==> inputs of v19 <==
Design measure_sys, start of the top module:
module measure_sys(
	input            sys_clk,
	input            sys_rst_n,
	input      [7:0] askdemod_data,    
	input      [9:0] fsk_demod,        
	input      [7:0] pskdemod_data,    
	output     [7:0] demod_data,
	output     [7:0] uart_mod_type,
	output    [15:0] uart_demod_fre,
	output     [7:0] uart_mod_depth,
	output reg [7:0] uart_delta_freq
);
Settings: LEC_CHECK=0, CAP_MARGIN=20, CELL_PAD_IN_SITES_GLOBAL_PLACEMENT=1, CORE_ASPECT_RATIO=1.21, CORE_MARGIN=2, CORE_UTILIZATION=29, CTS_CLUSTER_SIZE=30, GPL_ROUTABILITY_DRIVEN=0, GPL_TIMING_DRIVEN=0, PLACE_DENSITY_LB_ADDON=0.02, SETUP_SLACK_MARGIN=5.0, SLEW_MARGIN=20; clock period 42.2 ns.
run.sh (not shown) runs the stock make flow with config.mk's settings and CLKGATE_MAP_FILE=.
==> v9 (differences from v19) <==
ABC_AREA = 1   (was unset)
CAP_MARGIN = 0   (was 20)
CELL_PAD_IN_SITES_GLOBAL_PLACEMENT = unset   (was 1)
CORE_ASPECT_RATIO = unset   (was 1.21)
CORE_UTILIZATION = 72   (was 29)
CTS_CLUSTER_DIAMETER = 194   (was unset)
CTS_CLUSTER_SIZE = unset   (was 30)
GPL_ROUTABILITY_DRIVEN = unset   (was 0)
GPL_TIMING_DRIVEN = unset   (was 0)
PLACE_DENSITY_LB_ADDON = unset   (was 0.02)
SETUP_SLACK_MARGIN = unset   (was 5.0)
TNS_END_PERCENT = 5   (was unset)
==> flow/constraint.sdc (replaced) <==
create_clock -name core_clock -period 37.5 [get_ports {sys_clk}]
set_input_delay 7.5000 -clock core_clock [delete_from_list [all_inputs] [get_ports {sys_clk}]]
set_output_delay 7.5000 -clock core_clock [all_outputs]
set_load 0.01 [all_outputs]
==> out/metrics.json <==
{
  "outcome": {
    "run_status": "stopped before the end",
    "failed_stage": "global routing",
    "run.stop_error": "[ERROR GRT-0232] Routing congestion too high. Check the congestion heatmap in the GUI."
  },
  "logic_synthesis": {
    "synth-compound-area-share_pct": 17.0,
    "seq_area_frac_synth_pct": 14.5
  },
  "placement": {
    "post-place-ws_ps": -4460
  },
  "floorplan": {
    "dieArea_sq_um": 132000
  }
}
the above is filed under v9

==> out/metrics.json <==
{
  "outcome": {
    "checkFailReasons": "setup timing",
    "run_status": "finished with violations"
  },
  "final_timing": {
    "setup_violations": 14,
    "post-route-worst-setup-slack_ps": -7210
  },
  "layout": {
    "comb_cells": 9910
  },
  "pwr": {
    "power-top-group": "the clock network"
  },
  "logic_synthesis": {
    "seq_area_frac_synth_pct": 14.8
  },
  "floorplan": {
    "dieArea_sq_um": 320000
  },
  "worst_setup_path": {
    "cp_slowest_cell": "sky130_fd_sc_hd__fa_1"
  },
  "clock_tree": {
    "cts_buffers": 80
  }
}
the above is filed under v19


==> v36 <==
measure_sys again, from the RTL that the note above started with.
clock: 97.9 ns
lec_check: 0
abc_area: 1
cap_margin: 25
cell_pad_in_sites_detail_placement: 2
cell_pad_in_sites_global_placement: 2
core_aspect_ratio: 0.9
core_margin: 8
core_utilization: 50
gpl_routability_driven: 0
setup_slack_margin: 5.0
slew_margin: 20
==> v11 (differences from v36) <==
Settings changed: ABC_AREA 1 to not set, CAP_MARGIN 25 to 5, CELL_PAD_IN_SITES_DETAIL_PLACEMENT 2 to 1, CELL_PAD_IN_SITES_GLOBAL_PLACEMENT 2 to not set, CORE_ASPECT_RATIO 0.9 to not set, CORE_MARGIN 8 to 2, CORE_UTILIZATION 50 to 40, CTS_CLUSTER_SIZE set to 75, MAX_ROUTING_LAYER set to met4, SETUP_SLACK_MARGIN 5.0 to not set.
==> flow/constraint.sdc (replaced) <==
create_clock -name core_clock -period 100.0 [get_ports {sys_clk}]
set_input_delay 20.0000 -clock core_clock [delete_from_list [all_inputs] [get_ports {sys_clk}]]
set_output_delay 20.0000 -clock core_clock [all_outputs]
set_load 0.01 [all_outputs]
==> v20 (differences from v36) <==
Settings changed: ABC_AREA 1 to not set, CAP_MARGIN 25 to 20, CELL_PAD_IN_SITES_DETAIL_PLACEMENT 2 to not set, CELL_PAD_IN_SITES_GLOBAL_PLACEMENT 2 to not set, CORE_ASPECT_RATIO 0.9 to not set, CORE_MARGIN 8 to 2, CORE_UTILIZATION 50 to 40, GPL_ROUTABILITY_DRIVEN 0 to not set, SETUP_SLACK_MARGIN 5.0 to not set.
==> flow/constraint.sdc (replaced) <==
create_clock -name core_clock -period 62.4 [get_ports {sys_clk}]
set_input_delay 12.4800 -clock core_clock [delete_from_list [all_inputs] [get_ports {sys_clk}]]
set_output_delay 12.4800 -clock core_clock [all_outputs]
set_load 0.01 [all_outputs]
==> v21 (differences from v36) <==
Settings changed: CAP_MARGIN 25 to 0, CELL_PAD_IN_SITES_DETAIL_PLACEMENT 2 to not set, CELL_PAD_IN_SITES_GLOBAL_PLACEMENT 2 to not set, CORE_ASPECT_RATIO 0.9 to not set, CORE_MARGIN 8 to 2, CORE_UTILIZATION 50 to 72, CTS_CLUSTER_DIAMETER set to 194, GPL_ROUTABILITY_DRIVEN 0 to not set, PLACE_DENSITY set to 0.64, SETUP_SLACK_MARGIN 5.0 to -2.0.
==> flow/constraint.sdc (replaced) <==
create_clock -name core_clock -period 37.3 [get_ports {sys_clk}]
set_input_delay 7.4600 -clock core_clock [delete_from_list [all_inputs] [get_ports {sys_clk}]]
set_output_delay 7.4600 -clock core_clock [all_outputs]
set_load 0.01 [all_outputs]
==> notes <==
- v21 aborted during global routing (5_1_grt). v11 finished with timing, DRC and antenna clean. v36 ended with an error in detailed placement (3_5_place_dp). v20 passed the timing, DRC and antenna checks.
- Against v11, the critical path depth of v20 is lower by 14.
- Between v20 and v11, the lower clock power is in v11 (gap about 70%, measured against v11).
- Between v11 and v20, the lower worst hold slack is in v20 (gap 0.0061 ns).
- Against v20, the maximum frequency of v11 is lower by 6.4%.
- Of v11 and v20, v11 has the higher register-to-register slack (gap 34 ns).
- In final cell count, v11 and v20 hardly differ.
- Between v11 and v20, the lower worst setup slack is in v20 (gap 34 ns).
==> figures <==
Total number of cells along the worst setup path: v20 240; v11 254; v36 -; v21 -
Worst hold path startpoint: v20 measure_ask.frequency_counter_inst.freq_q[4]$_DFFE_PN0P_; v11 measure_ask.frequency_counter_inst.freq_q[7]$_DFFE_PN0P_; v36 -; v21 -
Clk_buf instances: v20 92; v11 102; v36 -; v21 -
Fmax achieved: v20 17.3 MHz; v11 16.1 MHz; v36 -; v21 -
Comb area share: v20 0.750; v11 0.752; v36 -; v21 -
RR Endpoint: v20 measure_fsk.frequency_counter_inst.freq_q[0]$_DFFE_PN0P_; v11 measure_psk.frequency_counter_inst.freq_q[0]$_DFFE_PN0P_; v36 -; v21 -
Flop2flop setup slack: v20 4.43 ns; v11 38.04 ns; v36 -; v21 -
Final Setup Violations: v20 0; v11 0; v36 -; v21 -
Status: v20 complete, no violations; v11 complete, no violations; v36 did not finish; v21 did not finish
Last stage reached: v20 -; v11 -; v36 detailed placement (3_5_place_dp); v21 global routing (5_1_grt)
Reg-to-reg startpoint: v20 measure_fsk.frequency_counter_inst.N2[3]$_DFFE_PN0P_; v11 measure_psk.frequency_counter_inst.N2[3]$_DFFE_PN0P_; v36 -; v21 -
Classification of the worst-slack hold path: v20 flop to flop; v11 flop to flop; v36 -; v21 -
Post-CTS Setup Bufs: v20 0; v11 0; v36 -; v21 318
Psw: v20 222 uW; v11 139 uW; v36 -; v21 -
Stage-log warning count: v20 126; v11 123; v36 -; v21 -
Clock root cell: v20 sky130_fd_sc_hd__clkbuf_16; v11 sky130_fd_sc_hd__clkbuf_16; v36 -; v21 sky130_fd_sc_hd__clkbuf_16
No activity file was given, so power comes from the tool's default toggle rates.
